**design.v**
```verilog
module circle(input logic clk, input logic rst_n, input logic [2:0] colour,
              input logic [7:0] centre_x, input logic [6:0] centre_y, input logic [7:0] radius,
              input logic start, output logic done,
              output logic [7:0] vga_x, output logic [6:0] vga_y,
              output logic [2:0] vga_colour, output logic vga_plot);
logic y_increment, x_increment, crit1_increment, crit2_increment, loop_start, plot;
logic [9:0] offset_x, next_vgax, offset_y, next_vgay, crit;
logic [3:0] state, next_state, which_octant; 
assign vga_colour = colour; 
localparam x_dimension = 159; 
localparam y_dimension = 119;  
localparam RESET = 4'b0000;
localparam START_DRAWING = 4'b0001;
localparam BIG_LOOP = 4'b0010;
localparam OCTANT_1 = 4'b0011;
localparam OCTANT_2 = 4'b0100;
localparam OCTANT_3 = 4'b0101;
localparam OCTANT_4 = 4'b0110;
localparam OCTANT_5 = 4'b0111;
localparam OCTANT_6 = 4'b1000;
localparam OCTANT_7 = 4'b1001;
localparam OCTANT_8 = 4'b1010;
localparam INCREMENT_Y = 4'b1011;
localparam INCREMENT_CRIT1 = 4'b1100;
localparam INCREMENT_CRIT2 = 4'b1101;
localparam DONE_ALL = 4'b1110;
always_ff @(posedge clk or negedge rst_n) begin 
	if(!rst_n) state = RESET; 
	else state = next_state; 
end  
always_comb begin 
	if (plot ==1 && $signed(next_vgax) >= 0 && $signed(next_vgax) <= x_dimension && $signed(next_vgay) >= 0 && $signed(next_vgay) <= y_dimension)
		vga_plot = 1;
	else vga_plot = 0;
end
always_ff @(posedge clk) begin
	if(loop_start == 1) offset_y <= 10'd0; 
	else if (y_increment) offset_y <= offset_y + 10'd1;
	else offset_y <= offset_y;
end
always_ff @ (posedge clk) begin
	if(loop_start == 1) offset_x <= radius;
	else if (x_increment) offset_x <= offset_x - 10'd1;
	else offset_x <= offset_x;
end
always_ff @ (posedge clk) begin
	if(loop_start == 1) crit <= 10'd1 - radius;
	else if (crit1_increment) crit <= crit + (10'd2 * offset_y) + 10'd1; 
	else if (crit2_increment) crit <= crit + (10'd2 * (offset_y - offset_x)) + 10'd1;
	else crit <= crit;
end  
always_ff @(posedge clk) begin 
	if (loop_start == 1) begin
		next_vgax = centre_x + radius;
		next_vgay = centre_y; end
	else
	case(which_octant) 
	4'd1: begin
		next_vgax = centre_x + offset_x;
		next_vgay = centre_y + offset_y; end
	4'd2: begin
		next_vgax = centre_x + offset_y;
		next_vgay = centre_y + offset_x; end
	4'd3: begin
		next_vgax = centre_x - offset_x;
		next_vgay = centre_y + offset_y; end
	4'd4: begin
		next_vgax = centre_x - offset_y;
		next_vgay = centre_y + offset_x; end
	4'd5: begin
		next_vgax = centre_x - offset_x;
		next_vgay = centre_y - offset_y; end
	4'd6: begin
		next_vgax = centre_x - offset_y;
		next_vgay = centre_y - offset_x; end
	4'd7: begin
		next_vgax = centre_x + offset_x;
		next_vgay = centre_y - offset_y; end
	4'd8: begin
		next_vgax = centre_x + offset_y;
		next_vgay = centre_y - offset_x; end
	default:  begin
		next_vgax = next_vgax;
		next_vgay = next_vgay; end
	endcase
end  
assign vga_x = next_vgax[7:0];
assign vga_y = next_vgay[6:0];
always_comb begin
	case(state)
	RESET: begin
		if (start) begin
			next_state = START_DRAWING; 
			end
		else next_state = RESET;
		end
	START_DRAWING: begin 
			next_state = BIG_LOOP; end 
	BIG_LOOP: begin  
			if ($signed(offset_y) <= $signed(offset_x)) next_state = OCTANT_1;  
			else next_state = DONE_ALL; 
		end
	OCTANT_1: next_state = OCTANT_2; 
	OCTANT_2: next_state = OCTANT_3;  
	OCTANT_3: next_state = OCTANT_4; 
	OCTANT_4: next_state = OCTANT_5; 
	OCTANT_5: next_state = OCTANT_6; 
	OCTANT_6: next_state = OCTANT_7;  
	OCTANT_7: next_state = OCTANT_8; 
	OCTANT_8: next_state = INCREMENT_Y; 
	INCREMENT_Y: next_state = INCREMENT_CRIT1; 
	INCREMENT_CRIT1: begin 
		if($signed(crit) <= 0) next_state = BIG_LOOP; 
		else next_state = INCREMENT_CRIT2;  
		end
	INCREMENT_CRIT2: next_state = BIG_LOOP; 
	DONE_ALL: next_state = DONE_ALL;  
	default: next_state = RESET;  
	endcase
end  
always_comb begin
	case(state) 
	RESET: begin
		loop_start = 0;
		which_octant = 0;
		plot = 0;
		x_increment = 0;
		y_increment = 0;
		crit1_increment = 0;
		crit2_increment  = 0;
		done = 0;
		end
	START_DRAWING: begin
		loop_start = 1;
		which_octant = 0;
		plot = 0;
		x_increment = 0;
		y_increment = 0;
		crit1_increment = 0;
		crit2_increment  = 0;
		done = 0;
		end
	BIG_LOOP: begin
		loop_start = 0;
		which_octant = 0;
		plot = 0;
		x_increment = 0;
		y_increment = 0;
		crit1_increment = 0;
		crit2_increment  = 0;
		done = 0;
		end
	OCTANT_1: begin
		loop_start = 0;
		which_octant = 4'd1;
		plot = 1;
		x_increment = 0;
		y_increment = 0;
		crit1_increment = 0;
		crit2_increment  = 0;
		done = 0;
		end
	OCTANT_2: begin
		loop_start = 0;
		which_octant = 4'd2;
		plot = 1;
		x_increment = 0;
		y_increment = 0;
		crit1_increment = 0;
		crit2_increment  = 0;
		done = 0;
		end
	OCTANT_3: begin
		loop_start = 0;
		which_octant = 4'd3;
		plot = 1;
		x_increment = 0;
		y_increment = 0;
		crit1_increment = 0;
		crit2_increment  = 0;
		done = 0;
		end
	OCTANT_4: begin
		loop_start = 0;
		which_octant = 4'd4;
		plot = 1;
		x_increment = 0;
		y_increment = 0;
		crit1_increment = 0;
		crit2_increment  = 0;
		done = 0;
		end
	OCTANT_5: begin
		loop_start = 0;
		which_octant = 4'd5;
		plot = 1;
		x_increment = 0;
		y_increment = 0;
		crit1_increment = 0;
		crit2_increment  = 0;
		done = 0;
		end
	OCTANT_6: begin
		loop_start = 0;
		which_octant = 4'd6;
		plot = 1;
		x_increment = 0;
		y_increment = 0;
		crit1_increment = 0;
		crit2_increment  = 0;
		done = 0;
		end
	OCTANT_7: begin
		loop_start = 0;
		which_octant = 4'd7;
		plot = 1;
		x_increment = 0;
		y_increment = 0;
		crit1_increment = 0;
		crit2_increment  = 0;
		done = 0;
		end
	OCTANT_8: begin
		loop_start = 0;
		which_octant = 4'd8;
		plot = 1;
		x_increment = 0;
		y_increment = 0;
		crit1_increment = 0;
		crit2_increment  = 0;
		done = 0;
		end
	INCREMENT_Y: begin
		loop_start = 0;
		which_octant = 4'd8;
		plot = 1;
		x_increment = 0;
		y_increment = 1;
		crit1_increment = 0;
		crit2_increment  = 0;
		done = 0;
		end
	INCREMENT_CRIT1: begin
		if($signed(crit) <= 0) begin crit1_increment = 1; x_increment = 0; end 
		else begin x_increment = 1; crit1_increment = 0; end  
		loop_start = 0;
		which_octant = 0;
		plot = 0;
		y_increment = 0;
		crit2_increment  = 0;
		done = 0;
		end
	INCREMENT_CRIT2: begin
		loop_start = 0;
		which_octant = 0;
		plot = 0;
		x_increment = 0;
		y_increment = 0;
		crit1_increment = 0;
		crit2_increment  = 1;
		done = 0;
		end
	DONE_ALL: begin
		loop_start = 0;
		which_octant = 0;
		plot = 0;
		x_increment = 0;
		y_increment = 0;
		crit1_increment = 0;
		crit2_increment  = 0;
		done = 1;
		end
	default:  begin
		loop_start = 0;
		which_octant = 0;
		plot = 0;
		x_increment = 0;
		y_increment = 0;
		crit1_increment = 0;
		crit2_increment  = 0;
		done = 0;
		end
	endcase
end  
endmodule
module reuleaux(input logic clk, input logic rst_n, input logic [2:0] colour,
                input logic [7:0] centre_x, input logic [6:0] centre_y, input logic [7:0] diameter,
                input logic start, output logic done,
                output logic [7:0] vga_x, output logic [6:0] vga_y,
                output logic [2:0] vga_colour, output logic vga_plot);
localparam RESET = 4'b0000;
localparam CIRCLE_1 = 4'b0001;
localparam CIRCLE_2 = 4'b0010;
localparam CIRCLE_3 = 4'b0011;
localparam DONE = 4'b0100;
logic [7:0] corner_x1, corner_y1, corner_x2, corner_y2, corner_x3, corner_y3;
logic circle_1_start, circle_2_start, circle_3_start, circle_1_done, circle_2_done, circle_3_done, circle_1_plot, circle_2_plot, circle_3_plot; 
logic [7:0] circle_1_x, circle_2_x, circle_3_x;
logic [6:0] circle_1_y, circle_2_y, circle_3_y;
logic [3:0] state, next_state;
logic [2:0] circle_1_colour_out, circle_2_colour_out, circle_3_colour_out;
assign vga_colour = colour; 
assign corner_x1 = centre_x + (diameter / 2); 
assign corner_y1 = centre_y + (((diameter * 978122)/564719)/6);
assign corner_x2 = centre_x - (diameter / 2);
assign corner_y2 = centre_y + (((diameter * 978122)/564719)/6);
assign corner_x3 = centre_x;
assign corner_y3 = centre_y - (((diameter * 978122)/564719)/3);
circle circle_1(.clk(clk), .rst_n(rst_n),  .colour(colour),
	.centre_x(corner_x1), .centre_y(corner_y1), .radius(diameter),
	 .start(circle_1_start), .done(circle_1_done), .vga_x(circle_1_x), .vga_y(circle_1_y), 
	.vga_colour(circle_1_colour_out), .vga_plot(circle_1_plot) );
circle circle_2(.clk(clk), .rst_n(rst_n),  .colour(colour),
	.centre_x(corner_x2), .centre_y(corner_y2), .radius(diameter),
	 .start(circle_2_start), .done(circle_2_done), .vga_x(circle_2_x), .vga_y(circle_2_y), 
	.vga_colour(circle_2_colour_out), .vga_plot(circle_2_plot) );
circle circle_3(.clk(clk), .rst_n(rst_n),  .colour(colour),
	.centre_x(corner_x3), .centre_y(corner_y3), .radius(diameter),
	 .start(circle_3_start), .done(circle_3_done), .vga_x(circle_3_x), .vga_y(circle_3_y), 
	.vga_colour(circle_3_colour_out), .vga_plot(circle_3_plot) );
always_comb begin 
	if (circle_1_plot ==1 
			&& $signed(circle_1_x) >= $signed(0) 
			&& $signed(circle_1_x) <= $signed(corner_x3) 
			&& (circle_1_y) >= (corner_y3) 
			&& (circle_1_y) <= (corner_y2) 
		) begin
		vga_x = circle_1_x;
		vga_y = circle_1_y;
		vga_plot = circle_1_plot;
		end
	else if (circle_2_plot == 1 
			&& $signed(circle_2_x) >= $signed(corner_x3)
			&& $signed(circle_2_x) <= $signed(corner_x1) 
			&& (circle_2_y) >= (corner_y3) 
			&& (circle_2_y) <= (corner_y1) 
		) begin
		vga_x = circle_2_x;
		vga_y = circle_2_y;
		vga_plot = circle_2_plot;
		end
	else if (circle_3_plot == 1
			&& $signed(circle_3_x) >= $signed(corner_x2)
			&& $signed(circle_3_x) <= $signed(corner_x1)
			&& (circle_3_y) >= (corner_y3) 
			&& (circle_3_y) <= (corner_y1 + diameter) 
			) begin
		vga_x = circle_3_x;
		vga_y = circle_3_y;
		vga_plot = circle_3_plot;
		end
	else begin 
		vga_x = 0;
		vga_y = 0;
		vga_plot = 0;
		end
end
always_ff @(posedge clk or negedge rst_n) begin 
	if(!rst_n) state = RESET; 
	else state = next_state; 
end  
always_comb begin
	case(state)
	RESET: begin
		if (start) next_state = CIRCLE_1;
		else next_state = RESET;
		end
	CIRCLE_1: begin
		if (circle_1_done) next_state = CIRCLE_2;
		else next_state = CIRCLE_1;
		end
	CIRCLE_2: begin
		if (circle_2_done) next_state = CIRCLE_3;
		else next_state = CIRCLE_2;
		end
	CIRCLE_3: begin
		if (circle_3_done) next_state = DONE;
		else next_state = CIRCLE_3;
		end
	DONE: next_state = DONE;
	default: next_state = RESET;
	endcase
end
always_comb begin  
	case(state)
	RESET: begin
		circle_1_start = 0;
		circle_2_start = 0;
		circle_3_start = 0;
		done = 0; end
	CIRCLE_1:  begin
		circle_1_start = 1;
		circle_2_start = 0;
		circle_3_start = 0;
		done = 0; end
	CIRCLE_2: begin
		circle_1_start = 0;
		circle_2_start = 1;
		circle_3_start = 0;
		done = 0; end
	CIRCLE_3: begin
		circle_1_start = 0;
		circle_2_start = 0;
		circle_3_start = 1;
		done = 0; end
	DONE: begin
		circle_1_start = 0;
		circle_2_start = 0;
		circle_3_start = 0;
		done = 1; end
	default:  begin
		circle_1_start = 0;
		circle_2_start = 0;
		circle_3_start = 0;
		done = 0; end
	endcase
end  
endmodule
```
**run.sh**
```bash
#!/bin/bash
# the make line also repeats each setting of config.mk as NAME=value (left out here)
make -C /OpenROAD-flow-scripts/flow DESIGN_CONFIG=/design/flow/config.mk WORK_HOME=/design/flow/orfs CLKGATE_MAP_FILE= finish
```
**config.mk**
```make
export PLATFORM = sky130hd
export DESIGN_NAME = reuleaux
export DESIGN_NICKNAME = reuleaux
export VERILOG_FILES = /design/flow/design.v
export SDC_FILE = /design/flow/constraint.sdc
export NUM_CORES = 4
export LEC_CHECK = 0
export ABC_AREA = 1
export CAP_MARGIN = 20
export CORE_MARGIN = 2
export CORE_UTILIZATION = 72
export CTS_CLUSTER_DIAMETER = 341
export PLACE_DENSITY_LB_ADDON = 0.21
export SETUP_SLACK_MARGIN = 5.0
export SLEW_MARGIN = 20
export TNS_END_PERCENT = 5
```
**constraint.sdc**
```tcl
create_clock -name core_clock -period 18.5 [get_ports {clk}]
set_input_delay 3.7000 -clock core_clock [delete_from_list [all_inputs] [get_ports {clk}]]
set_output_delay 3.7000 -clock core_clock [all_outputs]
set_load 0.01 [all_outputs]
```
==> flow_summary.yaml, run 1 <==
# implementation run metrics
synthesis:
  ys.warnings.count: 5
  ff_type: "edfxtp_1"
  syn_avg_cell_area_sq_um: 6.32
  yosys-stat-area_sq_um: 31000
  edf_count: 105
  synth-xor-area-share_pct: 4.21
  logic_family: "simple AND/OR/NAND/NOR gates"
  synth.top_cell.area_share_pct: 15.0
  synth-simple-area-share_pct: 34.9
  postSynthSeqShare_pct: 17.1
  synthCells: 4900
  synthesis.area_sq_um: 31000
  yosysCellCount: 4900
  ys_async_sr_fraction_pct: 25.0
  synth_cell_types: 73
  common_cells: "nand2_1 (1237), inv_1 (765), nor2_1 (593)"
  area_leaders: "nand2_1 (15%), ha_1 (14%), edfxtp_1 (10%)"
  mux_area_share_pct: 0.0646
  aoi_share_pct: 14.5
  synth_flop_count: 200
  yosys.area.top_type: "nand2_1"
  fp_nets: 5338
  synth.most_common_cell: "nand2_1"
  ys_sh_adder_pct: 18.0
place:
  gp_congestion: 1.10
  portBuffers: 42
  place_inst: 6094
  post-place-ws_ns: -5.29
  dp_hpwl_microns: 85800
clocking:
  hold_buffers: 0
  htreeDepth: 4
  cts.sinks: 200
  cts_buffer_depth: 2
  cts_buffers: 17
  root_buffer: "clkbuf_16"
floorplan:
  die_x_microns: 211
  num_io_pins: 49
  coreArea_sq_um: 42800
  rows: 76
  initial_utilization_pct: 72.4
  die_h_microns: 211
  chipArea_sq_um: 44700
run_status:
  haltStage: "global routing (5_1_grt)"
  stop_error: "[ERROR GRT-0116] Global routing finished with congestion. Check the congestion regions in the DRC Viewer."
  status: "aborted with a tool error"
global_routing:
  globalRoute.totalOverflow: 260
  track_usage_pct: 82.1
[per-layer routing]
metal	GRT overflow	track usage, %
met1	19	79.9
met2	131	95.3
met3	13	71.9
met4	92	82.5
met5	5	55.4
[metrics by stage]
step	utilization [%]	cell area, sq um
3_5_place_dp	86.2	36900
4_1_cts	90.8	38800
3_3_place_gp	86.2	36900
2_1_floorplan	-	31200
[what timing repair did]
item	in CTS
gates resized	244
endpoints found under the hold margin	0
setup endpoints to repair	46
gates cloned	14
pin swaps	78
setup buffers	51
==> inputs of run 2 (changes only) <==
ABC_AREA = default   (was 1)
CORE_ASPECT_RATIO = 0.51   (was default)
CORE_MARGIN = 8   (was 2)
CORE_UTILIZATION = 60   (was 72)
CTS_CLUSTER_DIAMETER = default   (was 341)
PLACE_DENSITY = 0.64   (was default)
PLACE_DENSITY_LB_ADDON = default   (was 0.21)
TNS_END_PERCENT = default   (was 5)
clock period = 42.8 ns   (was 18.5 ns; I/O delays follow)
==> run 2 against run 1 <==
- the run now finishes clean
- synthesized cell count shrank 21%
- die area increased by 29%
- area after synthesis is 3.2% lower
==> flow_summary.yaml, run 2 <==
# synthesis and place-and-route metrics
layout:
  final_core_util_pct: 66.1
  finalNetCount: 4281
  synthToLayoutAreaGrowth_pct: 8.57
  fin_cells: 4511
  fillers: 4141
min_path:
  min_path_type: "register to register"
  min-delay-start: "circle_2.state[5]$_DFF_PN0_"
  holdPathStages: 0
  hold_path_end: "circle_2.state[13]$_DFF_PN0_"
clocking:
  clkLatencyLatePin_ns: 0.53
  cts_tree: "yes"
  cts_buffers: 25
  hold_buffers: 0
  cts.sinks: 200
  root_buffer: "clkbuf_16"
  htreeDepth: 4
  cts_buffer_depth: 3
  clk_pin_slew_worst_paths_ns: 0.05
detailed_routing:
  drtPass1Iterations: 10
  drt-vias-per-instance: 6.92
  vias: 31200
  drt-total-wl_microns: 110000
  first_iter_violations: 5006
  drc: 0
  routedWlPerCell_microns: 24.5
  ant_nets: 0
synthesis:
  fp_nets: 4285
  edf_count: 105
  common_cells: "nor2_1 (353), ha_1 (348), a21oi_1 (318)"
  synthesis.area_sq_um: 30000
  synth.top_cell.area_share_pct: 14.5
  syn_avg_cell_area_sq_um: 7.79
  yosys.area.top_type: "ha_1"
  logic_family: "AND-OR/OR-AND gates"
  ys_async_sr_fraction_pct: 25.0
  mux_area_share_pct: 1.66
  synth_flop_count: 200
  area_leaders: "ha_1 (15%), edfxtp_1 (11%), xnor2_1 (7.3%)"
  aoi_share_pct: 25.6
  yosysCellCount: 3847
  ys.warnings.count: 5
  synth-simple-area-share_pct: 20.1
  ff_type: "edfxtp_1"
  synth.most_common_cell: "nor2_1"
  synthCells: 3847
  postSynthSeqShare_pct: 17.7
  ys_sh_adder_pct: 18.7
  synth-xor-area-share_pct: 10.3
  synth_cell_types: 126
  yosys-stat-area_sq_um: 30000
setup_path:
  crit_family: "AND-OR/OR-AND gates"
  path_max_fanout: 16
  arrival_ns: 28.93
  cpPeakStageDelay_ns: 0.62
  timing.rr.end: "circle_3.next_vgay[8]$_SDFFE_PP0P_"
  setup.worst_path.start: "diameter[7]"
  crit_path_end_kind: "output pin"
  cp_num_buf_inv: 13
  cp_num_cells: 74
  r2r_cells: 20
  path_common_cell: "a21oi_1"
  worstReg2RegStart: "circle_3.state[9]$_DFF_PN0_"
  start_kind: "primary input"
  rrSetupSlack_ns: 37.15
  crit_end: "vga_y[6]"
  crit_type: "primary input to output pin"
  crit_path_top_delay_cell: "clkdlybuf4s50_1"
  required_ns: 34.24
place:
  post-place-ws_ns: 2.68
  portBuffers: 42
  dp_hpwl_microns: 86200
  gp_congestion: 1.11
  place_inst: 4425
timing:
  hold_viol_final: 0
  slew_viol_final: 0
  period_minus_slack_ns: 37.49
  fmax_mhz: 26.7
  slew_headroom_pct: 13.2
  worstMarginPinSlew_ns: 1.29
  rsz0062_at_grt: "false"
  timing.final.crit_share_pct: 87.6
  fin_ws_ns: 5.31
  clock_skew_ns: 0.0347
  timing.setup.tns_ns: 0
  setup_violations: 0
global_routing:
  grt_pass1_vias: 28100
  antenna_found_initial: 9
  grt_pass1_wl_microns: 164000
  grt_max_degree: 84
  globalRoute.totalOverflow: 0
  track_usage_pct: 36.0
flow_run:
  maxCapViolations: 0
  openroad.warnings: 52
run_status:
  status: "no timing/DRC/antenna violations"
floorplan:
  num_io_pins: 49
  initial_utilization_pct: 60.9
  die_x_microns: 329
  die_h_microns: 176
  chipArea_sq_um: 57800
  rows: 58
  coreArea_sq_um: 49300
-- run 2: per-stage QoR --
| step | hold WS (ns) | area (sq um) |
|---|---|---|
| 6_report | 0.398 | 32600 |
| 5_1_grt | 0.407 | 32600 |
| 4_1_cts | 0.386 | 31700 |
| 3_5_place_dp | 0.375 | 30800 |
| 3_3_place_gp | 0.364 | 30800 |
| 2_1_floorplan | 0.352 | 30000 |
-- run 2: final cells by class --
| type | instances | area, sq um | area share (%) |
|---|---|---|---|
| antenna | 2 | 5.00 | 0.0154 |
| clock buffer | 28 | 667 | 2.05 |
| clock inverter | 5 | 30.0 | 0.0922 |
| inverter | 292 | 1110 | 3.40 |
| multi-input combinational | 3208 | 23600 | 72.5 |
| sequential | 200 | 5310 | 16.3 |
| tap | 660 | 826 | 2.54 |
| timing repair buffer | 116 | 1010 | 3.09 |
-- run 2: routing by layer --
layer	global-route usage, %	wire length (microns)
met5	0.695	123
met1	53.8	48000
met2	46.7	40600
met3	15.2	18800
met4	7.73	2830
-- run 2: repair_timing --
action,4_1_cts,5_1_grt
gates cloned,1,4
pin swaps,2,23
setup buffers,8,37
resized,31,102
setup endpoints to repair,16,16
==> inputs of run 3 (changes only) <==
CORE_ASPECT_RATIO = default   (was 0.51)
CORE_MARGIN = 2   (was 8)
CORE_UTILIZATION = 72   (was 60)
PLACE_DENSITY = default   (was 0.64)
SETUP_SLACK_MARGIN = -0.79   (was 5.0)
clock period = 23.5 ns   (was 42.8 ns; I/O delays follow)
==> run 3 against run 2 <==
- the flow now stops in global routing (5_1_grt)
- synthesized cell count unchanged
- die area decreased by 25%
- area after synthesis did not move
==> flow_summary.yaml, run 3 <==
# implementation run metrics
place:
  dp_hpwl_microns: 84600
  gp_congestion: 1.09
  portBuffers: 42
synthesis:
  syn_avg_cell_area_sq_um: 7.79
  aoi_share_pct: 25.6
  ys_async_sr_fraction_pct: 25.0
  ys.warnings.count: 5
  postSynthSeqShare_pct: 17.7
  ys_sh_adder_pct: 18.7
  fp_nets: 4285
  synthesis.area_sq_um: 30000
  synth.top_cell.area_share_pct: 14.5
  common_cells: "nor2_1 (353), ha_1 (348), a21oi_1 (318)"
  area_leaders: "ha_1 (15%), edfxtp_1 (11%), xnor2_1 (7.3%)"
  edf_count: 105
  synth_flop_count: 200
  synth_cell_types: 126
  synth.most_common_cell: "nor2_1"
  synth-xor-area-share_pct: 10.3
  logic_family: "AND-OR/OR-AND gates"
  yosys-stat-area_sq_um: 30000
  yosys.area.top_type: "ha_1"
  mux_area_share_pct: 1.66
  synth-simple-area-share_pct: 20.1
  synthCells: 3847
  ff_type: "edfxtp_1"
  yosysCellCount: 3847
floorplan:
  chipArea_sq_um: 43300
  die_h_microns: 208
  rows: 74
  num_io_pins: 49
  die_x_microns: 208
  initial_utilization_pct: 73.3
  coreArea_sq_um: 40900
run_status:
  status: "aborted with a tool error"
  stop_error: "[ERROR GRT-0232] Routing congestion too high. Check the congestion heatmap in the GUI."
  haltStage: "global routing (5_1_grt)"
clocking:
  cts_buffers: 17
  cts.sinks: 200
  cts_buffer_depth: 2
  root_buffer: "clkbuf_16"
  hold_buffers: 0
  htreeDepth: 4
global_routing:
  track_usage_pct: 92.6
  globalRoute.totalOverflow: 792
run 3: through the flow:
stage	TNS [ns]	setup WS, ns	instances	cell area [sq um]
after CTS	-37.77	-2.41	5054	38100
after detailed placement	-63.69	-4.07	4961	36000
after global placement	-52.07	-3.27	4961	36000
after floorplan	-29.34	-1.91	3847	30400
run 3: repair_timing:
item	CTS
resized	303
setup buffers	62
cloned	6
endpoints found under the setup margin	16
pin swaps	141
run 3: routing by layer:
layer	track usage, %	GRT overflow
met5	61.4	3
met4	98.3	274
met3	83.7	21
met2	103	462
met1	90.1	32
==> inputs of run 4 (changes only) <==
ABC_AREA = 1   (was default)
CAP_MARGIN = 40   (was 20)
CELL_PAD_IN_SITES_DETAIL_PLACEMENT = 0   (was default)
CORE_ASPECT_RATIO = 0.91   (was default)
CORE_MARGIN = 7   (was 2)
CORE_UTILIZATION = 70   (was 72)
GPL_ROUTABILITY_DRIVEN = 0   (was default)
GPL_TIMING_DRIVEN = 0   (was default)
HOLD_SLACK_MARGIN = 0.07   (was default)
MAX_ROUTING_LAYER = met4   (was default)
MIN_ROUTING_LAYER = met2   (was default)
PLACE_DENSITY_LB_ADDON = 0.2   (was default)
SETUP_SLACK_MARGIN = -0.45   (was -0.79)
SLEW_MARGIN = 15   (was 20)
TNS_END_PERCENT = 90   (was default)
clock period = 57.6 ns   (was 23.5 ns; I/O delays follow)
==> run 4 against run 3 <==
- the flow again stops in global routing (5_1_grt)
- area after synthesis rose by 3.3%
- synthesized cell count increased by 27%
- die area is 16% higher
==> flow_summary.yaml, run 4 <==
# implementation run metrics
clocking:
  root_buffer: "clkbuf_16"
  cts_buffers: 17
  ctsResizeCount: 0
  cts_buffer_depth: 2
  post-cts-setup-buffers: 0
  hold_buffers: 0
  cts.sinks: 200
  htreeDepth: 4
floorplan:
  rows: 73
  chipArea_sq_um: 50400
  initial_utilization_pct: 71.0
  die_x_microns: 235
  die_h_microns: 215
  num_io_pins: 49
  coreArea_sq_um: 43700
synthesis:
  edf_count: 105
  area_leaders: "nand2_1 (15%), ha_1 (14%), edfxtp_1 (10%)"
  ys_async_sr_fraction_pct: 25.0
  yosysCellCount: 4900
  ff_type: "edfxtp_1"
  ys.warnings.count: 5
  yosys-stat-area_sq_um: 31000
  synthCells: 4900
  synthesis.area_sq_um: 31000
  logic_family: "simple AND/OR/NAND/NOR gates"
  synth.most_common_cell: "nand2_1"
  common_cells: "nand2_1 (1237), inv_1 (765), nor2_1 (593)"
  aoi_share_pct: 14.5
  yosys.area.top_type: "nand2_1"
  ys_sh_adder_pct: 18.0
  postSynthSeqShare_pct: 17.1
  synth.top_cell.area_share_pct: 15.0
  synth_flop_count: 200
  mux_area_share_pct: 0.0646
  synth-simple-area-share_pct: 34.9
  synth-xor-area-share_pct: 4.21
  fp_nets: 5338
  syn_avg_cell_area_sq_um: 6.32
  synth_cell_types: 73
place:
  portBuffers: 45
  dp_hpwl_microns: 75700
  post-place-ws_ns: 14.88
  placed_area_sq_um: 32300
run_status:
  haltStage: "global routing (5_1_grt)"
  status: "aborted with a tool error"
  stop_error: "[ERROR GRT-0116] Global routing finished with congestion. Check the congestion regions in the DRC Viewer."
global_routing:
  track_usage_pct: 68.0
  globalRoute.totalOverflow: 9
## run 4: stage by stage
step                      cells
after floorplan            4900
after detailed placement   5519
after global placement     5507
after CTS                  5551
## run 4: per-layer routing
metal  GRT usage [%]  GRT overflow
met1               -             -
met3            81.3             9
met4            43.0             0
met5               -             -
met2            70.3             0
==> inputs of run 5 (changes only) <==
ABC_AREA = default   (was 1)
CAP_MARGIN = 35   (was 40)
CELL_PAD_IN_SITES_DETAIL_PLACEMENT = 1   (was 0)
CORE_ASPECT_RATIO = default   (was 0.91)
CORE_MARGIN = 5   (was 7)
CORE_UTILIZATION = 35   (was 70)
CTS_CLUSTER_SIZE = 78   (was default)
GPL_ROUTABILITY_DRIVEN = 1   (was 0)
GPL_TIMING_DRIVEN = default   (was 0)
HOLD_SLACK_MARGIN = default   (was 0.07)
MAX_ROUTING_LAYER = default   (was met4)
PLACE_DENSITY = 0.45   (was default)
PLACE_DENSITY_LB_ADDON = default   (was 0.2)
SETUP_SLACK_MARGIN = -1.18   (was -0.45)
SLEW_MARGIN = 20   (was 15)
TNS_END_PERCENT = default   (was 90)
clock period = 32.5 ns   (was 57.6 ns; I/O delays follow)
==> run 5 against run 4 <==
- now fails the layout checks on negative setup slack
- synthesized cell count decreased by 21%
- die area increased by 82%
- area after synthesis decreased by 3.2%
==> flow_summary.yaml, run 5 <==
# synthesis and place-and-route metrics
run_status:
  status: "complete, but fails checks"
  failed_checks: "negative setup slack"
synthesis:
  synth_cell_types: 126
  synth_flop_count: 200
  synth.most_common_cell: "nor2_1"
  synth-simple-area-share_pct: 20.1
  synth.top_cell.area_share_pct: 14.5
  synthesis.area_sq_um: 30000
  common_cells: "nor2_1 (353), ha_1 (348), a21oi_1 (318)"
  aoi_share_pct: 25.6
  area_leaders: "ha_1 (15%), edfxtp_1 (11%), xnor2_1 (7.3%)"
  yosys-stat-area_sq_um: 30000
  synthCells: 3847
  syn_avg_cell_area_sq_um: 7.79
  ys.warnings.count: 5
  ys_sh_adder_pct: 18.7
  edf_count: 105
  mux_area_share_pct: 1.66
  yosys.area.top_type: "ha_1"
  synth-xor-area-share_pct: 10.3
  postSynthSeqShare_pct: 17.7
  ys_async_sr_fraction_pct: 25.0
  ff_type: "edfxtp_1"
  fp_nets: 4285
  yosysCellCount: 3847
  logic_family: "AND-OR/OR-AND gates"
floorplan:
  initial_utilization_pct: 35.2
  die_h_microns: 303
  rows: 107
  coreArea_sq_um: 85100
  die_x_microns: 303
  num_io_pins: 49
  chipArea_sq_um: 91600
setup_path:
  cp_num_cells: 69
  path_common_cell: "ha_1"
  required_ns: 26.00
  r2r_cells: 18
  cp_num_buf_inv: 10
  path_max_fanout: 23
  crit_end: "vga_y[1]"
  worstReg2RegStart: "circle_1.state[10]$_DFF_PN0_"
  timing.rr.end: "circle_1.next_vgay[9]$_SDFFE_PP0P_"
  rrSetupSlack_ns: 26.66
  start_kind: "primary input"
  crit_path_top_delay_cell: "clkdlybuf4s50_1"
  cpPeakStageDelay_ns: 0.70
  setup.worst_path.start: "diameter[5]"
  crit_family: "AND-OR/OR-AND gates"
  crit_type: "primary input to output pin"
  arrival_ns: 26.37
  crit_path_end_kind: "output pin"
global_routing:
  grt_max_degree: 84
  grt_pass1_vias: 45700
  globalRoute.totalOverflow: 0
  track_usage_pct: 37.3
  antenna_found_initial: 4
  grt_pass1_wl_microns: 177000
clocking:
  cts_tree: "yes"
  hold_buffers: 0
  cts_buffer_depth: 2
  clkLatencyLatePin_ns: 0.56
  clk_pin_slew_worst_paths_ns: 0.09
  htreeDepth: 4
  root_buffer: "clkbuf_16"
  cts.sinks: 200
  cts_buffers: 17
timing:
  clock_skew_ns: 0.0189
  slew_headroom_pct: 30.3
  setup_violations: 16
  worstMarginPinSlew_ns: 1.04
  hold_viol_final: 0
  fin_ws_ns: -0.366
  fmax_mhz: 30.4
  timing.hold.ws_ns: 0.384
  timing.final.crit_share_pct: 101
  slew_viol_final: 0
  period_minus_slack_ns: 32.87
detailed_routing:
  vias: 41100
  drtPass1Iterations: 10
  drc: 0
  routedWlPerCell_microns: 22.7
  first_iter_violations: 6251
  ant_nets: 0
  drt-vias-per-instance: 8.00
  drt-total-wl_microns: 117000
min_path:
  hold_path_end: "circle_1.state[14]$_DFF_PN0_"
  min-delay-start: "circle_1.state[6]$_DFF_PN0_"
  holdPathStages: 0
  min_path_type: "register to register"
place:
  portBuffers: 42
  gp_congestion: 1.01
  placed_area_sq_um: 32700
  dp_hpwl_microns: 91800
layout:
  stdcell_area_sq_um: 33500
  finalNetCount: 4399
  fillers: 10500
  final_core_util_pct: 39.4
  synthToLayoutAreaGrowth_pct: 11.8
flow_run:
  maxCapViolations: 0
  openroad.warnings: 51
run 5: final cells by class:
cell class,count,area (sq um),area share [%]
well taps,1144,1430,4.27
multi-input cells,3203,23000,68.6
inverters,292,1100,3.28
diodes,17,42.5,0.127
clock buffers,17,425,1.27
repair buffers,247,2010,6.01
clock inverters,15,210,0.627
flip-flops and latches,200,5310,15.8
run 5: repair_timing:
action / CTS / global route
setup buffers: 0 / 2
resized: 0 / 15
endpoints found under the setup margin: 0 / 16
run 5: layer usage:
metal | part of all wire, % | global-route usage (%) | up-vias | routed length, microns
met5 | 1.5 | 17.3 | - | 1730
met3 | 43 | 53.4 | 915 | 50600
met1 | 0 | - | 14200 | 0
li1 | - | - | 14000 | -
met4 | 6.7 | 5.62 | 52 | 7780
met2 | 49 | 42.8 | 11900 | 56700
run 5: metrics by stage:
| stage | worst slack [ns] | instances | setup TNS [ns] |
|---|---|---|---|
| after CTS | -0.222 | 5110 | -2.05 |
| after floorplan | 2.85 | 3847 | 0 |
| after detailed placement | -0.182 | 5078 | -1.35 |
| after global routing | -1.17 | 5123 | -17.62 |
| final | -0.366 | 5135 | -2.77 |
| after global placement | 0.0611 | 5073 | 0 |
==> inputs of run 6 (changes only) <==
ABC_AREA = 1   (was default)
CAP_MARGIN = 5   (was 35)
CELL_PAD_IN_SITES_DETAIL_PLACEMENT = default   (was 1)
CORE_ASPECT_RATIO = 0.5   (was default)
CORE_MARGIN = 2   (was 5)
CORE_UTILIZATION = 70   (was 35)
CTS_CLUSTER_SIZE = default   (was 78)
GPL_ROUTABILITY_DRIVEN = default   (was 1)
MIN_ROUTING_LAYER = default   (was met2)
PLACE_DENSITY = 0.65   (was 0.45)
SETUP_SLACK_MARGIN = 4.89   (was -1.18)
TNS_END_PERCENT = 5   (was default)
clock period = 18.8 ns   (was 32.5 ns; I/O delays follow)
==> run 6 against run 5 <==
- the run now fails in global routing (5_1_grt)
- area after synthesis up 3.3%
- die area down 50%
- synthesized cell count up 27%
==> flow_summary.yaml, run 6 <==
# implementation run metrics
run_status:
  status: "aborted with a tool error"
  haltStage: "global routing (5_1_grt)"
  stop_error: "[ERROR GRT-0232] Routing congestion too high. Check the congestion heatmap in the GUI."
place:
  gp_congestion: 1.04
  dp_hpwl_microns: 85900
  place_inst: 6133
  portBuffers: 42
  post-place-ws_ns: -5.04
synthesis:
  postSynthSeqShare_pct: 17.1
  area_leaders: "nand2_1 (15%), ha_1 (14%), edfxtp_1 (10%)"
  ys.warnings.count: 5
  yosysCellCount: 4900
  edf_count: 105
  fp_nets: 5338
  synth-simple-area-share_pct: 34.9
  synth-xor-area-share_pct: 4.21
  yosys.area.top_type: "nand2_1"
  syn_avg_cell_area_sq_um: 6.32
  synthCells: 4900
  ff_type: "edfxtp_1"
  ys_sh_adder_pct: 18.0
  yosys-stat-area_sq_um: 31000
  common_cells: "nand2_1 (1237), inv_1 (765), nor2_1 (593)"
  synth.top_cell.area_share_pct: 15.0
  aoi_share_pct: 14.5
  synth_flop_count: 200
  synth_cell_types: 73
  ys_async_sr_fraction_pct: 25.0
  synthesis.area_sq_um: 31000
  logic_family: "simple AND/OR/NAND/NOR gates"
  synth.most_common_cell: "nand2_1"
  mux_area_share_pct: 0.0646
clocking:
  htreeDepth: 4
  cts_buffer_depth: 2
  hold_buffers: 0
  cts.sinks: 200
  root_buffer: "clkbuf_16"
  cts_buffers: 17
floorplan:
  initial_utilization_pct: 71.0
  coreArea_sq_um: 43600
  rows: 54
  chipArea_sq_um: 46100
  die_x_microns: 302
  die_h_microns: 153
  num_io_pins: 49
global_routing:
  globalRoute.totalOverflow: 4059
  track_usage_pct: 104
run 6: repair_timing:
action | CTS
endpoints found under the setup margin | 46
pin swaps | 67
resized | 197
buffers inserted | 66
gates cloned | 16
run 6: stage by stage:
| stage | hold slack (ns) | area (sq um) | TNS, ns |
|---|---|---|---|
| after CTS | 0.384 | 38900 | -63.22 |
| after detailed placement | 0.366 | 37000 | -82.07 |
| after global placement | 0.361 | 37000 | -66.66 |
| after floorplan | 0.352 | 31200 | -33.07 |
run 6: per-layer routing:
layer | overflow | track usage, %
met2 | 2896 | 130
met4 | 663 | 110
met5 | 11 | 65.2
met3 | 210 | 85.7
met1 | 279 | 94.1
==> inputs of run 7 (changes only) <==
CAP_MARGIN = 0   (was 5)
CORE_ASPECT_RATIO = 1.72   (was 0.5)
CTS_CLUSTER_DIAMETER = 332   (was default)
PLACE_DENSITY = 0.64   (was 0.65)
SETUP_SLACK_MARGIN = default   (was 4.89)
TNS_END_PERCENT = default   (was 5)
clock period = 23.1 ns   (was 18.8 ns; I/O delays follow)
==> run 7 against run 6 <==
- die area about the same
- area after synthesis unchanged
- synthesized cell count unchanged
- the run again fails in global routing (5_1_grt)
==> flow_summary.yaml, run 7 <==
# implementation run metrics
run_status:
  status: "aborted with a tool error"
  haltStage: "global routing (5_1_grt)"
  stop_error: "[ERROR GRT-0116] Global routing finished with congestion. Check the congestion regions in the DRC Viewer."
synthesis:
  synth.most_common_cell: "nand2_1"
  ys.warnings.count: 5
  logic_family: "simple AND/OR/NAND/NOR gates"
  syn_avg_cell_area_sq_um: 6.32
  synthesis.area_sq_um: 31000
  ys_async_sr_fraction_pct: 25.0
  synth_flop_count: 200
  mux_area_share_pct: 0.0646
  synth.top_cell.area_share_pct: 15.0
  aoi_share_pct: 14.5
  area_leaders: "nand2_1 (15%), ha_1 (14%), edfxtp_1 (10%)"
  ff_type: "edfxtp_1"
  synth_cell_types: 73
  synthCells: 4900
  synth-simple-area-share_pct: 34.9
  yosysCellCount: 4900
  ys_sh_adder_pct: 18.0
  yosys.area.top_type: "nand2_1"
  common_cells: "nand2_1 (1237), inv_1 (765), nor2_1 (593)"
  edf_count: 105
  synth-xor-area-share_pct: 4.21
  fp_nets: 5338
  yosys-stat-area_sq_um: 31000
  postSynthSeqShare_pct: 17.1
place:
  dp_hpwl_microns: 90300
  gp_congestion: 1.06
  placed_area_sq_um: 36900
  place_inst: 6128
  portBuffers: 42
clocking:
  cts_buffer_depth: 2
  htreeDepth: 4
  root_buffer: "clkbuf_16"
  cts.sinks: 200
  hold_buffers: 0
  cts_buffers: 17
global_routing:
  globalRoute.totalOverflow: 912
  track_usage_pct: 87.4
floorplan:
  chipArea_sq_um: 46000
  initial_utilization_pct: 70.5
  die_x_microns: 164
  num_io_pins: 49
  die_h_microns: 280
  coreArea_sq_um: 44000
  rows: 101
[run 7: what timing repair did]
action / CTS
buffers inserted: 154
endpoints found under the setup margin: 16
cloned: 24
gates resized: 617
pin swaps: 197
[run 7: metal layers]
metal,track usage [%],overflow
met1,82.5,19
met2,104,605
met3,74.9,30
met4,94.0,257
met5,40.1,1
[run 7: stage by stage]
stage / hold WS, ns / setup slack (ns) / setup TNS, ns
after detailed placement: 0.364 / -2.80 / -42.42
after global placement: 0.358 / -2.43 / -37.24
after CTS: 0.384 / -1.05 / -13.69
after floorplan: 0.352 / 0.0141 / 0
==> inputs of run 8 (changes only) <==
CELL_PAD_IN_SITES_GLOBAL_PLACEMENT = 1   (was default)
CORE_ASPECT_RATIO = 1.39   (was 1.72)
CORE_UTILIZATION = 40   (was 70)
CTS_CLUSTER_DIAMETER = 327   (was 332)
GPL_ROUTABILITY_DRIVEN = 0   (was default)
MIN_ROUTING_LAYER = met2   (was default)
PLACE_DENSITY = default   (was 0.64)
PLACE_DENSITY_LB_ADDON = 0.11   (was default)
clock period = 34.0 ns   (was 23.1 ns; I/O delays follow)
==> run 8 against run 7 <==
- the run now finishes clean
- synthesized cell count unchanged
- area after synthesis unchanged
- die area increased by 73%
==> flow_summary.yaml, run 8 <==
# synthesis and place-and-route metrics
clocking:
  clkLatencyLatePin_ns: 0.49
  cts_tree: "yes"
  root_buffer: "clkbuf_16"
  cts_buffers: 17
  clk_pin_slew_worst_paths_ns: 0.09
  cts_buffer_depth: 2
  cts.sinks: 200
  hold_buffers: 0
  htreeDepth: 4
place:
  dp_hpwl_microns: 89600
  post-place-ws_ns: 0.497
  portBuffers: 42
setup_path:
  crit_path_end_kind: "output pin"
  start_kind: "primary input"
  cpPeakStageDelay_ns: 0.53
  timing.rr.end: "circle_1.next_vgax[9]$_SDFFCE_PP0P_"
  r2r_cells: 29
  path_max_fanout: 31
  arrival_ns: 25.65
  required_ns: 27.20
  crit_type: "primary input to output pin"
  crit_family: "simple AND/OR/NAND/NOR gates"
  rrSetupSlack_ns: 28.61
  path_common_cell: "nand2_1"
  worstReg2RegStart: "circle_1.state[13]$_DFF_PN0_"
  crit_end: "vga_x[1]"
  cp_num_buf_inv: 18
  crit_path_top_delay_cell: "fa_1"
  cp_num_cells: 105
  setup.worst_path.start: "diameter[2]"
synthesis:
  postSynthSeqShare_pct: 17.1
  ys.warnings.count: 5
  ys_async_sr_fraction_pct: 25.0
  syn_avg_cell_area_sq_um: 6.32
  area_leaders: "nand2_1 (15%), ha_1 (14%), edfxtp_1 (10%)"
  synthesis.area_sq_um: 31000
  synth_flop_count: 200
  synthCells: 4900
  aoi_share_pct: 14.5
  synth-xor-area-share_pct: 4.21
  logic_family: "simple AND/OR/NAND/NOR gates"
  synth-simple-area-share_pct: 34.9
  edf_count: 105
  synth.top_cell.area_share_pct: 15.0
  common_cells: "nand2_1 (1237), inv_1 (765), nor2_1 (593)"
  ff_type: "edfxtp_1"
  fp_nets: 5338
  ys_sh_adder_pct: 18.0
  synth_cell_types: 73
  yosys-stat-area_sq_um: 31000
  synth.most_common_cell: "nand2_1"
  yosys.area.top_type: "nand2_1"
  yosysCellCount: 4900
  mux_area_share_pct: 0.0646
timing:
  rsz0062_at_grt: "false"
  fin_ws_ns: 1.55
  hold_viol_final: 0
  worstMarginPinSlew_ns: 1.26
  timing.final.crit_share_pct: 95.4
  setup_violations: 0
  slew_viol_final: 0
  fmax_mhz: 30.8
  slew_headroom_pct: 15.3
  period_minus_slack_ns: 32.45
  clock_skew_ns: 0.0176
  timing.setup.tns_ns: 0
global_routing:
  grt_pass1_vias: 46400
  globalRoute.totalOverflow: 0
  grt_max_degree: 52
  antenna_found_initial: 3
  grt_pass1_wl_microns: 173000
  track_usage_pct: 42.1
layout:
  synthToLayoutAreaGrowth_pct: 7.95
  fillers: 8610
  comb_area_sq_um: 22300
  seq_area_sq_um: 5310
  finalNetCount: 5386
detailed_routing:
  drt-total-wl_microns: 113000
  drtPass1Iterations: 14
  drt-vias-per-instance: 7.55
  first_iter_violations: 10400
  drc: 0
  ant_nets: 0
  routedWlPerCell_microns: 18.8
  vias: 45400
floorplan:
  coreArea_sq_um: 76900
  num_io_pins: 49
  die_h_microns: 332
  die_x_microns: 240
  rows: 120
  chipArea_sq_um: 79700
  initial_utilization_pct: 40.3
flow_run:
  openroad.warnings: 51
  maxCapViolations: 0
min_path:
  min-delay-start: "circle_3.state[5]$_DFF_PN0_"
  hold_path_end: "circle_3.state[13]$_DFF_PN0_"
  min_path_type: "register to register"
  holdPathStages: 0
run_status:
  status: "no timing/DRC/antenna violations"
-- run 8: area by class of cell --
type	instances	area share, %
clock inverter	15	0.513
clock buffer	17	1.27
multi-input combinational	3830	66.8
timing repair buffer	92	2.45
sequential	200	15.9
inverter	807	9.10
tap	1037	3.88
antenna	17	0.127
-- run 8: what timing repair did --
action / 4_1_cts / 5_1_grt
setup endpoints to repair: 0 / 16
gates resized: 0 / 30
setup buffers: 0 / 21
-- run 8: through the flow --
stage,instance area (sq um),instances,hold WS [ns],utilization [%]
5_1_grt,33400,6003,0.385,43.5
3_5_place_dp,32500,5942,0.367,42.2
4_1_cts,33100,5974,0.376,43.0
3_3_place_gp,32500,5942,0.361,42.2
6_report,33400,6015,0.364,43.5
2_1_floorplan,31000,4900,0.352,-
-- run 8: per-layer routing --
metal | track usage (%) | share of wire, % | vias to the layer above
met1 | - | 0 | 16200
met3 | 50.0 | 35 | 1471
met2 | 54.6 | 51 | 11600
met4 | 9.46 | 13 | 32
li1 | - | - | 16000
met5 | 10.9 | 0.65 | -
==> inputs of run 9 (changes only) <==
CELL_PAD_IN_SITES_DETAIL_PLACEMENT = 1   (was default)
CELL_PAD_IN_SITES_GLOBAL_PLACEMENT = 2   (was 1)
CORE_ASPECT_RATIO = 1.52   (was 1.39)
CORE_UTILIZATION = 51   (was 40)
CTS_CLUSTER_DIAMETER = 158   (was 327)
GPL_ROUTABILITY_DRIVEN = 1   (was 0)
PLACE_DENSITY_LB_ADDON = 0.06   (was 0.11)
SLEW_MARGIN = 35   (was 20)
==> run 9 against run 8 <==
- the flow now stops in global placement without I/O (3_1_place_gp_skip_io)
- synthesized cell count unchanged
- area after synthesis unchanged
- die area shrank 21%
==> flow_summary.yaml, run 9 <==
# implementation run metrics
run_status:
  status: "aborted with a tool error"
  haltStage: "global placement without I/O (3_1_place_gp_skip_io)"
  stop_error: "[ERROR FLW-0024] Place density exceeds 1.0 (current PLACE_DENSITY_LB_ADDON =  0.06). Please check if the value of  PLACE_DENSITY_LB_ADDON is between 0 and 0.99."
floorplan:
  rows: 111
  chipArea_sq_um: 62800
  coreArea_sq_um: 60100
  initial_utilization_pct: 51.5
  die_x_microns: 204
  die_h_microns: 308
synthesis:
  synth_flop_count: 200
  ys_async_sr_fraction_pct: 25.0
  yosys.area.top_type: "nand2_1"
  common_cells: "nand2_1 (1237), inv_1 (765), nor2_1 (593)"
  aoi_share_pct: 14.5
  syn_avg_cell_area_sq_um: 6.32
  yosysCellCount: 4900
  postSynthSeqShare_pct: 17.1
  synth.most_common_cell: "nand2_1"
  logic_family: "simple AND/OR/NAND/NOR gates"
  ys.warnings.count: 5
  yosys-stat-area_sq_um: 31000
  fp_nets: 5338
  synthCells: 4900
  synth-simple-area-share_pct: 34.9
  ff_type: "edfxtp_1"
  mux_area_share_pct: 0.0646
  edf_count: 105
  synthesis.area_sq_um: 31000
  synth.top_cell.area_share_pct: 15.0
  synth_cell_types: 73
  area_leaders: "nand2_1 (15%), ha_1 (14%), edfxtp_1 (10%)"
  ys_sh_adder_pct: 18.0
  synth-xor-area-share_pct: 4.21
==> inputs of run 10 (changes only) <==
ABC_AREA = default   (was 1)
CAP_MARGIN = 20   (was 0)
CELL_PAD_IN_SITES_DETAIL_PLACEMENT = default   (was 1)
CELL_PAD_IN_SITES_GLOBAL_PLACEMENT = default   (was 2)
CORE_ASPECT_RATIO = default   (was 1.52)
CORE_UTILIZATION = 40   (was 51)
CTS_CLUSTER_DIAMETER = default   (was 158)
GPL_ROUTABILITY_DRIVEN = default   (was 1)
MIN_ROUTING_LAYER = default   (was met2)
PLACE_DENSITY_LB_ADDON = default   (was 0.06)
SLEW_MARGIN = 20   (was 35)
clock period = 18.6 ns   (was 34.0 ns; I/O delays follow)
==> run 10 against run 9 <==
- now fails the layout checks on negative setup slack
- area after synthesis fell by 3.2%
- die area rose by 23%
- synthesized cell count fell by 21%
==> flow_summary.yaml, run 10 <==
# synthesis and place-and-route metrics
run_status:
  status: "complete, but fails checks"
  failed_checks: "negative setup slack"
setup_path:
  crit_type: "primary input to output pin"
  crit_path_end_kind: "output pin"
  start_kind: "primary input"
  path_common_cell: "buf_6"
  rrSetupSlack_ns: 13.17
  crit_path_top_delay_cell: "fa_2"
  crit_end: "vga_plot"
  arrival_ns: 20.36
  timing.rr.end: "circle_2.next_vgax[9]$_SDFFCE_PP0P_"
  worstReg2RegStart: "circle_2.state[9]$_DFF_PN0_"
  cp_num_buf_inv: 17
  path_max_fanout: 12
  required_ns: 14.88
  setup.worst_path.start: "diameter[5]"
  crit_family: "AND-OR/OR-AND gates"
  cpPeakStageDelay_ns: 0.61
  cp_num_cells: 73
  r2r_cells: 17
detailed_routing:
  drtPass1Iterations: 6
  met3_length_microns: 5700
  top_layer: "met4"
  drt-total-wl_microns: 104000
  drt-vias-per-instance: 5.60
  vias: 31400
  met2_length_microns: 48500
  drc: 0
  wl_met1_microns: 47300
  first_iter_violations: 2343
  ant_nets: 0
  routedWlPerCell_microns: 18.5
floorplan:
  num_io_pins: 49
  chipArea_sq_um: 77200
  die_x_microns: 278
  initial_utilization_pct: 40.3
  coreArea_sq_um: 74300
  rows: 100
  die_h_microns: 278
synthesis:
  postSynthSeqShare_pct: 17.7
  syn_avg_cell_area_sq_um: 7.79
  synthesis.area_sq_um: 30000
  synth-xor-area-share_pct: 10.3
  fp_nets: 4285
  ys_sh_adder_pct: 18.7
  yosysCellCount: 3847
  synth.top_cell.area_share_pct: 14.5
  synth_cell_types: 126
  synth.most_common_cell: "nor2_1"
  yosys-stat-area_sq_um: 30000
  logic_family: "AND-OR/OR-AND gates"
  synth-simple-area-share_pct: 20.1
  synth_flop_count: 200
  yosys.area.top_type: "ha_1"
  ff_type: "edfxtp_1"
  area_leaders: "ha_1 (15%), edfxtp_1 (11%), xnor2_1 (7.3%)"
  mux_area_share_pct: 1.66
  aoi_share_pct: 25.6
  ys.warnings.count: 5
  synthCells: 3847
  edf_count: 105
  ys_async_sr_fraction_pct: 25.0
  common_cells: "nor2_1 (353), ha_1 (348), a21oi_1 (318)"
layout:
  synthToLayoutAreaGrowth_pct: 35.0
  fillers: 6949
  comb_area_sq_um: 25100
  final_core_util_pct: 54.5
  seq_area_sq_um: 5310
  finalNetCount: 5046
timing:
  clock_skew_ns: 0.0179
  fin_ws_ns: -5.48
  hold_viol_final: 0
  rsz0062_at_grt: "true"
  timing.setup.tns_ns: -96.76
  slew_headroom_pct: 28.1
  worstMarginPinSlew_ns: 1.07
  timing.hold.ws_ns: 0.381
  setup_violations: 36
  period_minus_slack_ns: 24.08
  timing.final.crit_share_pct: 129
  fmax_mhz: 41.5
  slew_viol_final: 0
flow_run:
  openroad.warnings: 53
  maxCapViolations: 0
min_path:
  min-delay-start: "circle_1.state[6]$_DFF_PN0_"
  holdPathStages: 0
  min_path_type: "register to register"
  hold_path_end: "circle_1.state[14]$_DFF_PN0_"
clocking:
  hold_buffers: 0
  cts_tree: "yes"
  htreeDepth: 4
  cts.sinks: 200
  cts_buffers: 17
  root_buffer: "clkbuf_16"
  clk_pin_slew_worst_paths_ns: 0.08
  cts_buffer_depth: 2
  clkLatencyLatePin_ns: 0.48
place:
  gp_congestion: 0.961
  portBuffers: 42
  dp_hpwl_microns: 83000
global_routing:
  globalRoute.totalOverflow: 0
  grt_max_degree: 84
  antenna_found_initial: 4
  track_usage_pct: 26.0
  grt_pass1_vias: 29700
  grt_pass1_wl_microns: 163000
-- run 10: layout make-up --
cell class                      count  share of cell area, %
Sequential cell                   200                   13.1
Multi-Input combinational cell   3204                   62.0
Timing Repair Buffer              893                   17.5
Tap cell                          969                   2.99
Inverter                          292                   2.76
Antenna cell                        7                 0.0433
Clock buffer                       17                   1.05
Clock inverter                     15                  0.482
-- run 10: per-layer routing --
metal | vias to the layer above | global-route usage (%)
li1 | 15400 | -
met1 | 14900 | 36.2
met2 | 911 | 43.4
met3 | 135 | 2.15
met4 | 0 | 6.46
met5 | - | 0
-- run 10: timing repair --
action                     CTS  global route
buffers inserted            63            48
gates resized              321           203
gates cloned                 3             1
setup endpoints to repair   44            44
pin swaps                  169           124
-- run 10: stage by stage --
stage	instances	cell area [sq um]	worst slack (ns)
finish	5597	40500	-5.48
global placement	5463	37200	-6.79
global route	5595	40500	-6.25
detailed placement	5463	37200	-7.01
CTS	5558	39300	-5.62
floorplan	3847	30500	-4.85
==> inputs of run 11 (changes only) <==
CAP_MARGIN = 35   (was 20)
CELL_PAD_IN_SITES_GLOBAL_PLACEMENT = 0   (was default)
CORE_MARGIN = 10   (was 2)
CORE_UTILIZATION = 32   (was 40)
CTS_CLUSTER_DIAMETER = 290   (was default)
GPL_TIMING_DRIVEN = 0   (was default)
MAX_ROUTING_LAYER = met4   (was default)
MIN_ROUTING_LAYER = met2   (was default)
PLACE_DENSITY_LB_ADDON = 0.18   (was default)
SETUP_SLACK_MARGIN = 0.31   (was default)
TNS_END_PERCENT = 35   (was default)
clock period = 20.1 ns   (was 18.6 ns; I/O delays follow)
==> run 11 against run 10 <==
- still fails the layout checks on negative setup slack
- die area grew 38%
- area after synthesis is the same
- register-to-register slack gained 1.2 ns
- hold slack lost 0.0025 ns
- highest routed layer unchanged
==> flow_summary.yaml, run 11 <==
# synthesis and place-and-route metrics
place:
  gp_congestion: 0.956
  dp_hpwl_microns: 88400
  portBuffers: 45
min_path:
  holdPathStages: 0
  min-delay-start: "circle_1.state[13]$_DFF_PN0_"
  hold_path_end: "circle_1.state[3]$_DFF_PN0_"
  min_path_type: "register to register"
timing:
  worstMarginPinSlew_ns: 0.960
  fin_ws_ns: -5.80
  timing.hold.ws_ns: 0.379
  period_minus_slack_ns: 25.90
  hold_viol_final: 0
  slew_viol_final: 0
  slew_headroom_pct: 35.8
  fmax_mhz: 38.6
  rsz0062_at_grt: "true"
  clock_skew_ns: 0.0223
  timing.final.crit_share_pct: 129
  setup_violations: 29
floorplan:
  die_x_microns: 326
  initial_utilization_pct: 32.2
  chipArea_sq_um: 106000
  die_h_microns: 326
  rows: 112
  num_io_pins: 49
  coreArea_sq_um: 93200
setup_path:
  cpPeakStageDelay_ns: 0.59
  start_kind: "primary input"
  crit_family: "AND-OR/OR-AND gates"
  worstReg2RegStart: "circle_1.state[9]$_DFF_PN0_"
  crit_end: "vga_y[5]"
  crit_type: "primary input to output pin"
  path_common_cell: "buf_6"
  rrSetupSlack_ns: 14.37
  crit_path_top_delay_cell: "or4b_4"
  path_max_fanout: 8
  cp_num_cells: 75
  arrival_ns: 21.88
  required_ns: 16.08
  cp_num_buf_inv: 16
  r2r_cells: 22
  timing.rr.end: "circle_1.next_vgax[8]$_DFFE_PP_"
  crit_path_end_kind: "output pin"
  setup.worst_path.start: "diameter[2]"
synthesis:
  ys_async_sr_fraction_pct: 25.0
  logic_family: "AND-OR/OR-AND gates"
  yosysCellCount: 3847
  ys_sh_adder_pct: 18.7
  area_leaders: "ha_1 (15%), edfxtp_1 (11%), xnor2_1 (7.3%)"
  aoi_share_pct: 25.6
  synth.top_cell.area_share_pct: 14.5
  postSynthSeqShare_pct: 17.7
  mux_area_share_pct: 1.66
  ff_type: "edfxtp_1"
  synth-xor-area-share_pct: 10.3
  synth_cell_types: 126
  syn_avg_cell_area_sq_um: 7.79
  common_cells: "nor2_1 (353), ha_1 (348), a21oi_1 (318)"
  ys.warnings.count: 5
  edf_count: 105
  synth.most_common_cell: "nor2_1"
  yosys-stat-area_sq_um: 30000
  synth-simple-area-share_pct: 20.1
  synthCells: 3847
  yosys.area.top_type: "ha_1"
  synth_flop_count: 200
  synthesis.area_sq_um: 30000
  fp_nets: 4285
clocking:
  clk_pin_slew_worst_paths_ns: 0.07
  cts_buffers: 17
  htreeDepth: 4
  cts_tree: "yes"
  cts.sinks: 200
  cts_buffer_depth: 2
  hold_buffers: 0
  clkLatencyLatePin_ns: 0.53
  root_buffer: "clkbuf_16"
detailed_routing:
  drc: 0
  drt-vias-per-instance: 7.72
  vias: 42200
  first_iter_violations: 7293
  routedWlPerCell_microns: 21.9
  drtPass1Iterations: 13
  ant_nets: 0
  drt-total-wl_microns: 119000
layout:
  fillers: 9467
  comb_area_sq_um: 25500
  synthToLayoutAreaGrowth_pct: 25.8
  seq_area_sq_um: 5310
  finalNetCount: 4593
global_routing:
  globalRoute.totalOverflow: 0
  gr-usage-met2_pct: 37.7
  grt_max_degree: 40
  track_usage_pct: 34.3
  antenna_found_initial: 7
  gr-max-usage-layer: "met3"
  met3_usage_pct: 47.6
  grt_use_met1_pct: 0
  grt_pass1_wl_microns: 180000
  grt_pass1_vias: 44900
flow_run:
  maxCapViolations: 0
  openroad.warnings: 53
run_status:
  status: "complete, but fails checks"
  failed_checks: "negative setup slack"
run 11: metrics by stage:
| step | utilization (%) | TNS (ns) | worst slack (ns) | instances | instance area, sq um |
|---|---|---|---|---|---|
| after global placement | 34.8 | -325.57 | -11.47 | 5146 | 32400 |
| final | 40.5 | -96.04 | -5.80 | 5466 | 37700 |
| after floorplan | - | -62.44 | -3.96 | 3847 | 30400 |
| after CTS | 38.9 | -82.82 | -5.18 | 5354 | 36300 |
| after detailed placement | 35.0 | -264.58 | -10.14 | 5163 | 32600 |
| after global routing | 40.5 | -115.32 | -6.36 | 5455 | 37700 |
run 11: final cells by class:
type	count	area share (%)
antenna	44	0.292
buffer	152	2.33
clock buffer	18	1.14
clock inverter	14	0.540
inverter	292	3.05
multi-input combinational	3203	67.6
sequential	200	14.1
tap	1254	4.16
timing repair buffer	289	6.81
run 11: repair_timing:
item | 4_1_cts | 5_1_grt
hold endpoints to repair | 0 | 0
setup endpoints to repair | 46 | 44
buffers inserted | 153 | 60
pin swaps | 146 | 128
cloned | 6 | 0
gates resized | 432 | 180
run 11: routing by layer:
metal / up-vias / wire [microns] / part of all wire, %
met4: 0 / 10300 / 8.6
met3: 1230 / 52200 / 44
li1: 14400 / - / -
met5: - / 0 / 0
met1: 14700 / 0 / 0
met2: 11800 / 56900 / 48
==> inputs of run 12 (changes only) <==
ABC_AREA = 1   (was default)
CAP_MARGIN = 20   (was 35)
CELL_PAD_IN_SITES_GLOBAL_PLACEMENT = default   (was 0)
CORE_MARGIN = 2   (was 10)
CORE_UTILIZATION = 65   (was 32)
CTS_CLUSTER_DIAMETER = default   (was 290)
GPL_TIMING_DRIVEN = default   (was 0)
MAX_ROUTING_LAYER = default   (was met4)
MIN_ROUTING_LAYER = default   (was met2)
PLACE_DENSITY_LB_ADDON = default   (was 0.18)
SETUP_SLACK_MARGIN = default   (was 0.31)
TNS_END_PERCENT = default   (was 35)
clock period = 26.9 ns   (was 20.1 ns; I/O delays follow)
==> run 12 against run 11 <==
- now clean on timing, DRC and antenna
- count of clock-buffer cells in the layout up 2
- register-to-register slack better by 7.2 ns
- first-iteration DRC count down 59%
- cell count up 6.7%
- routed wire length down 17%
- synthesized cell count up 27%
- sequential share of layout area up 0.64 points
- critical endpoint is now vga_x[6]
==> flow_summary.yaml, run 12 <==
# synthesis and place-and-route metrics
run_status:
  status: "no timing/DRC/antenna violations"
timing:
  worstMarginPinSlew_ns: 1.19
  period_minus_slack_ns: 26.33
  timing.final.crit_share_pct: 97.9
  setup_violations: 0
  hold_viol_final: 0
  clock_skew_ns: 0.0106
  slew_viol_final: 0
  fmax_mhz: 38.0
  timing.hold.ws_ns: 0.372
  fin_ws_ns: 0.566
  slew_headroom_pct: 20.5
detailed_routing:
  diodes: 0
  drtPass1Iterations: 6
  ant_nets: 0
  vias: 33900
  drt-total-wl_microns: 99300
  routedWlPerCell_microns: 17.0
  drt-vias-per-instance: 5.81
  drc: 0
  first_iter_violations: 2999
place:
  dp_hpwl_microns: 77600
  gp_congestion: 0.987
  placed_area_sq_um: 33500
  post-place-ws_ns: -0.464
  portBuffers: 42
setup_path:
  timing.rr.end: "circle_3.next_vgax[9]$_SDFFCE_PP0P_"
  rrSetupSlack_ns: 21.54
  crit_family: "simple AND/OR/NAND/NOR gates"
  cp_num_buf_inv: 24
  crit_path_end_kind: "output pin"
  setup.worst_path.start: "diameter[5]"
  required_ns: 21.52
  r2r_cells: 26
  worstReg2RegStart: "circle_3.state[9]$_DFF_PN0_"
  arrival_ns: 20.95
  crit_type: "primary input to output pin"
  crit_end: "vga_x[6]"
  cp_num_cells: 110
  path_max_fanout: 13
  path_common_cell: "nand2_1"
  crit_path_top_delay_cell: "fa_1"
  start_kind: "primary input"
  cpPeakStageDelay_ns: 0.51
floorplan:
  num_io_pins: 49
  initial_utilization_pct: 65.4
  chipArea_sq_um: 49400
  rows: 80
  die_h_microns: 222
  coreArea_sq_um: 47300
  die_x_microns: 222
synthesis:
  mux_area_share_pct: 0.0646
  fp_nets: 5338
  synth_cell_types: 73
  yosys.area.top_type: "nand2_1"
  synth-xor-area-share_pct: 4.21
  syn_avg_cell_area_sq_um: 6.32
  synthesis.area_sq_um: 31000
  synth.top_cell.area_share_pct: 15.0
  common_cells: "nand2_1 (1237), inv_1 (765), nor2_1 (593)"
  ys.warnings.count: 5
  yosys-stat-area_sq_um: 31000
  synth.most_common_cell: "nand2_1"
  yosysCellCount: 4900
  logic_family: "simple AND/OR/NAND/NOR gates"
  ys_async_sr_fraction_pct: 25.0
  ys_sh_adder_pct: 18.0
  synthCells: 4900
  aoi_share_pct: 14.5
  area_leaders: "nand2_1 (15%), ha_1 (14%), edfxtp_1 (10%)"
  ff_type: "edfxtp_1"
  edf_count: 105
  synth-simple-area-share_pct: 34.9
  synth_flop_count: 200
  postSynthSeqShare_pct: 17.1
global_routing:
  antenna_found_initial: 2
  globalRoute.totalOverflow: 0
  track_usage_pct: 38.2
  grt_pass1_vias: 31000
  grt_max_degree: 51
  grt_pass1_wl_microns: 154000
min_path:
  holdPathStages: 0
  min_path_type: "register to register"
  hold_path_end: "circle_1.state[13]$_DFF_PN0_"
  min-delay-start: "circle_1.state[5]$_DFF_PN0_"
layout:
  stdcell_area_sq_um: 36100
  finalNetCount: 5642
  synthToLayoutAreaGrowth_pct: 16.5
flow_run:
  openroad.warnings: 52
  maxCapViolations: 0
clocking:
  htreeDepth: 4
  cts_buffers: 17
  cts_buffer_depth: 2
  root_buffer: "clkbuf_16"
  cts.sinks: 200
  cts_tree: "yes"
  hold_buffers: 0
  clk_pin_slew_worst_paths_ns: 0.07
  clkLatencyLatePin_ns: 0.47
[run 12: metal layers]
metal	wire (microns)	vias up	part of all wire, %	track usage (%)
li1	-	16700	-	-
met1	42200	15500	43	51.4
met2	45500	1426	46	62.9
met3	7820	248	7.9	5.25
met4	3770	4	3.8	13.8
met5	29	-	0.029	0
[run 12: repair_timing]
item | 4_1_cts | 5_1_grt
buffers inserted | 14 | 43
pin swaps | 18 | 92
gates cloned | 6 | 9
endpoints found under the setup margin | 16 | 16
gates resized | 65 | 334
[run 12: cell type report]
type / count / area [sq um]
Clock buffer: 20 / 479
Clock inverter: 12 / 105
Fill cell: 3797 / 11200
Inverter: 807 / 3030
Multi-Input combinational cell: 3837 / 23500
Sequential cell: 200 / 5310
Tap cell: 615 / 769
Timing Repair Buffer: 341 / 2920
[run 12: stage by stage]
stage,utilization (%),instances,setup TNS (ns)
finish,76.3,5832,0
global route,76.3,5832,-3.53
global placement,70.9,5728,-1.89
detailed placement,70.9,5728,-6.03
CTS,72.9,5780,0
floorplan,-,4900,0
